Design mul, start of the top module:
module mul(
    input  wire        clk,
    input  wire        rst,
    input  wire [63:0] lm,
    input  wire [63:0] rm,
    input  wire [1:0]  Data_type,
    output reg  [19:0] mul_out
);
make LEC_CHECK=0 CAP_MARGIN=35 CELL_PAD_IN_SITES_DETAIL_PLACEMENT=2 CORE_ASPECT_RATIO=0.77 CORE_MARGIN=2 CORE_UTILIZATION=40 CTS_CLUSTER_SIZE=28 GPL_ROUTABILITY_DRIVEN=0 GPL_TIMING_DRIVEN=0 MAX_ROUTING_LAYER=met5 MIN_ROUTING_LAYER=met1 SLEW_MARGIN=5 TNS_END_PERCENT=35 finish   # period 11.0 ns
run.sh (not shown) runs the stock make flow with config.mk's settings and CLKGATE_MAP_FILE=.
The starting point ended with an error in global routing, error GRT-0232.
Rerun with:
- CAP_MARGIN: 35 -> 20
- CELL_PAD_IN_SITES_DETAIL_PLACEMENT: 2 -> default
- CORE_ASPECT_RATIO: 0.77 -> default
- CTS_CLUSTER_SIZE: 28 -> default
- GPL_ROUTABILITY_DRIVEN: 0 -> default
- GPL_TIMING_DRIVEN: 0 -> default
- MAX_ROUTING_LAYER: met5 -> default
- MIN_ROUTING_LAYER: met1 -> default
- SLEW_MARGIN: 5 -> 20
- TNS_END_PERCENT: 35 -> default
- clock period: 11.0 -> 6.26 ns (I/O delays scaled with it)
- With this change the flow passed the timing, DRC and antenna checks
- synthesized area does not change
- die area barely changes
- synthesized cell count does not change
Rerun with:
- CORE_UTILIZATION: 40 -> 71
- CTS_CLUSTER_SIZE: default -> 34
- PLACE_DENSITY: default -> 0.66
- clock period: 6.26 -> 5.26 ns (I/O delays scaled with it)
Result:
- The new run stopped in global routing
- synthesized area stays the same
- die area came out lower by 43%
- synthesized cell count does not change
Rerun with:
- CORE_UTILIZATION: 71 -> 69
- CTS_CLUSTER_SIZE: 34 -> default
- PLACE_DENSITY: 0.66 -> default
- clock period: 5.26 -> 6.26 ns (I/O delays scaled with it)
This time the run completed with no timing, DRC or antenna violations. Synthesized area stays the same. Synthesized cell count does not change. Die size goes up by about 3%.
Rerun with:
- ABC_AREA: default -> 1
- CORE_UTILIZATION: 69 -> 72
- CTS_CLUSTER_DIAMETER: default -> 227
- clock period: 6.26 -> 1.75 ns (I/O delays scaled with it)
Effect: Now the flow stopped in detailed placement, error DPL-0038. Synthesized cell count climbs by 1.2%. Die size decreases by 11%. Synthesized area decreases by 7.0%.

---

mul again, from the RTL that the note above started with.
export LEC_CHECK = 0
export CAP_MARGIN = 20
export CORE_MARGIN = 2
export CORE_UTILIZATION = 66
export CTS_CLUSTER_SIZE = 33
export SETUP_SLACK_MARGIN = 0.87
export SLEW_MARGIN = 20
create_clock -name core_clock -period 3.47 [get_ports {clk}]
The first run ended with an error in clock tree synthesis (4_1_cts) (DPL-0033).
Then changed:
CTS_CLUSTER_DIAMETER = 287   (was not set)
CTS_CLUSTER_SIZE = 99   (was 33)
SETUP_SLACK_MARGIN = not set   (was 0.87)
clock period = 5.47 ns   (was 3.47 ns; I/O delays follow)
After rerunning: This time the run finished but fails on negative setup slack. Die size does not change. Synthesized cell count stays the same. Synthesized area stays the same.

---

Starting RTL as in the previous note.
Settings: LEC_CHECK=0, ABC_AREA=1, CAP_MARGIN=20, CORE_MARGIN=2, CORE_UTILIZATION=72, CTS_CLUSTER_DIAMETER=227, GPL_ROUTABILITY_DRIVEN=0, PLACE_DENSITY_LB_ADDON=0.01, SETUP_SLACK_MARGIN=0.51, SLEW_MARGIN=20; clock period 1.75 ns.
The baseline did not get past detailed placement, error DPL-0038.
Edit:
==> flow/config.mk (replaced) <==
export PLATFORM = sky130hd
export DESIGN_NAME = mul
export DESIGN_NICKNAME = mul
export VERILOG_FILES = /design/flow/design.v
export SDC_FILE = /design/flow/constraint.sdc
export NUM_CORES = 4
export LEC_CHECK = 0
export CAP_MARGIN = 20
export CORE_MARGIN = 2
export CORE_UTILIZATION = 72
export CTS_CLUSTER_SIZE = 33
export PLACE_DENSITY = 0.65
export SLEW_MARGIN = 20
==> flow/constraint.sdc (replaced) <==
create_clock -name core_clock -period 5.32 [get_ports {clk}]
set_input_delay 1.0640 -clock core_clock [delete_from_list [all_inputs] [get_ports {clk}]]
set_output_delay 1.0640 -clock core_clock [all_outputs]
set_load 0.01 [all_outputs]
Now the flow stopped in global routing. Die size climbs by 7.4%. Synthesized cell count drops by 1.2%. Synthesized area climbs by 7.5%.
Edit:
==> flow/config.mk (replaced) <==
export PLATFORM = sky130hd
export DESIGN_NAME = mul
export DESIGN_NICKNAME = mul
export VERILOG_FILES = /design/flow/design.v
export SDC_FILE = /design/flow/constraint.sdc
export NUM_CORES = 4
export LEC_CHECK = 0
export CAP_MARGIN = 10
export CORE_MARGIN = 2
export CORE_UTILIZATION = 66
export CTS_CLUSTER_SIZE = 40
export SLEW_MARGIN = 20
=> Now the flow finished with negative setup slack left; die size is higher by a little under a tenth; area after synthesis is unchanged; synthesized cell count stays the same.
Edit:
--- a/flow/config.mk
+++ b/flow/config.mk
@@ -6,7 +6,6 @@
 export NUM_CORES = 4
 export LEC_CHECK = 0
-export CAP_MARGIN = 10
+export CAP_MARGIN = 20
 export CORE_MARGIN = 2
-export CORE_UTILIZATION = 66
-export CTS_CLUSTER_SIZE = 40
+export CORE_UTILIZATION = 40
 export SLEW_MARGIN = 20
==> flow/constraint.sdc (replaced) <==
create_clock -name core_clock -period 6.5 [get_ports {clk}]
set_input_delay 1.3000 -clock core_clock [delete_from_list [all_inputs] [get_ports {clk}]]
set_output_delay 1.3000 -clock core_clock [all_outputs]
set_load 0.01 [all_outputs]
After rerunning:
- The changed run completed without violations
- count of clock-buffer cells in the layout is lower by 1
- cell area is lower by 14%
- hold slack got worse by 0.32 ns
- synthesized area does not change

---

mul again, from the RTL that the note above started with.
==> flow/design.v (excerpt) <==
module mul(
    input  wire        clk,
    input  wire        rst,
    input  wire [63:0] lm,
    input  wire [63:0] rm,
    input  wire [1:0]  Data_type,
    output reg  [19:0] mul_out
);
wire is_8;
wire is_exp4;
wire is_ternary;
assign is_8 = Data_type==2'b11 || Data_type==2'b00; 
assign lm_is_int8 = Data_type==2'b11;
assign is_exp4 = Data_type==2'b10;
assign is_ternary = Data_type==2'b01;
wire [8:0] lms_0;
wire [8:0] lms_1;
wire [8:0] lms_2;
wire [8:0] lms_3;
wire [8:0] lms_4;
wire [8:0] lms_5;
wire [8:0] lms_6;
wire [8:0] lms_7;
wire [7:0] rm8_0;
wire [7:0] rm8_1;
wire [7:0] rm8_2;
wire [7:0] rm8_3;
wire [7:0] rm8_4;
wire [7:0] rm8_5;
wire [7:0] rm8_6;
wire [7:0] rm8_7;
wire [16:0] mul_int8_0;
wire [16:0] mul_int8_1;
wire [16:0] mul_int8_2;
wire [16:0] mul_int8_3;
wire [16:0] mul_int8_4;
wire [16:0] mul_int8_5;
wire [16:0] mul_int8_6;
wire [16:0] mul_int8_7;
assign lms_0 = !is_8 ? 9'd0 : lm_is_int8 ? {lm[7 ],lm[7 :0 ]} : {1'b0,lm[7 :0 ]};
  ...
export LEC_CHECK = 0
export CAP_MARGIN = 35
export CORE_ASPECT_RATIO = 0.5
export CORE_MARGIN = 10
export CORE_UTILIZATION = 65
export CTS_CLUSTER_DIAMETER = 245
export CTS_CLUSTER_SIZE = 95
export MAX_ROUTING_LAYER = met4
export PLACE_DENSITY = 0.76
export SLEW_MARGIN = 20
export TNS_END_PERCENT = 5
create_clock -name core_clock -period 6.5 [get_ports {clk}]
Next try:
- CAP_MARGIN: 35 -> 20
- CORE_ASPECT_RATIO: 0.5 -> unset
- CORE_MARGIN: 10 -> 2
- MAX_ROUTING_LAYER: met4 -> unset
- PLACE_DENSITY: 0.76 -> unset
- TNS_END_PERCENT: 5 -> unset
Result: The new run completed with no timing, DRC or antenna violations. Global-route usage is higher by 4.2 points. Total power is lower by a few percent. Clock skew is about the same. Via count is lower slightly. Critical path depth is unchanged. Sequential share of layout area barely changes. Cell area is higher slightly. Worst setup slack is better by 0.049 ns.
Next try:
- CAP_MARGIN: 20 -> 0
- CORE_MARGIN: 2 -> 10
- PLACE_DENSITY: unset -> 0.39
- TNS_END_PERCENT: unset -> 5
After rerunning: Power is lower by 2.3%. Setup slack gains 0.0080 ns. Final cell count is lower by 0.43%. Wire length hardly moves. Combinational power barely changes.
Power figures rest on the tool's default switching activity, not on a simulated workload.
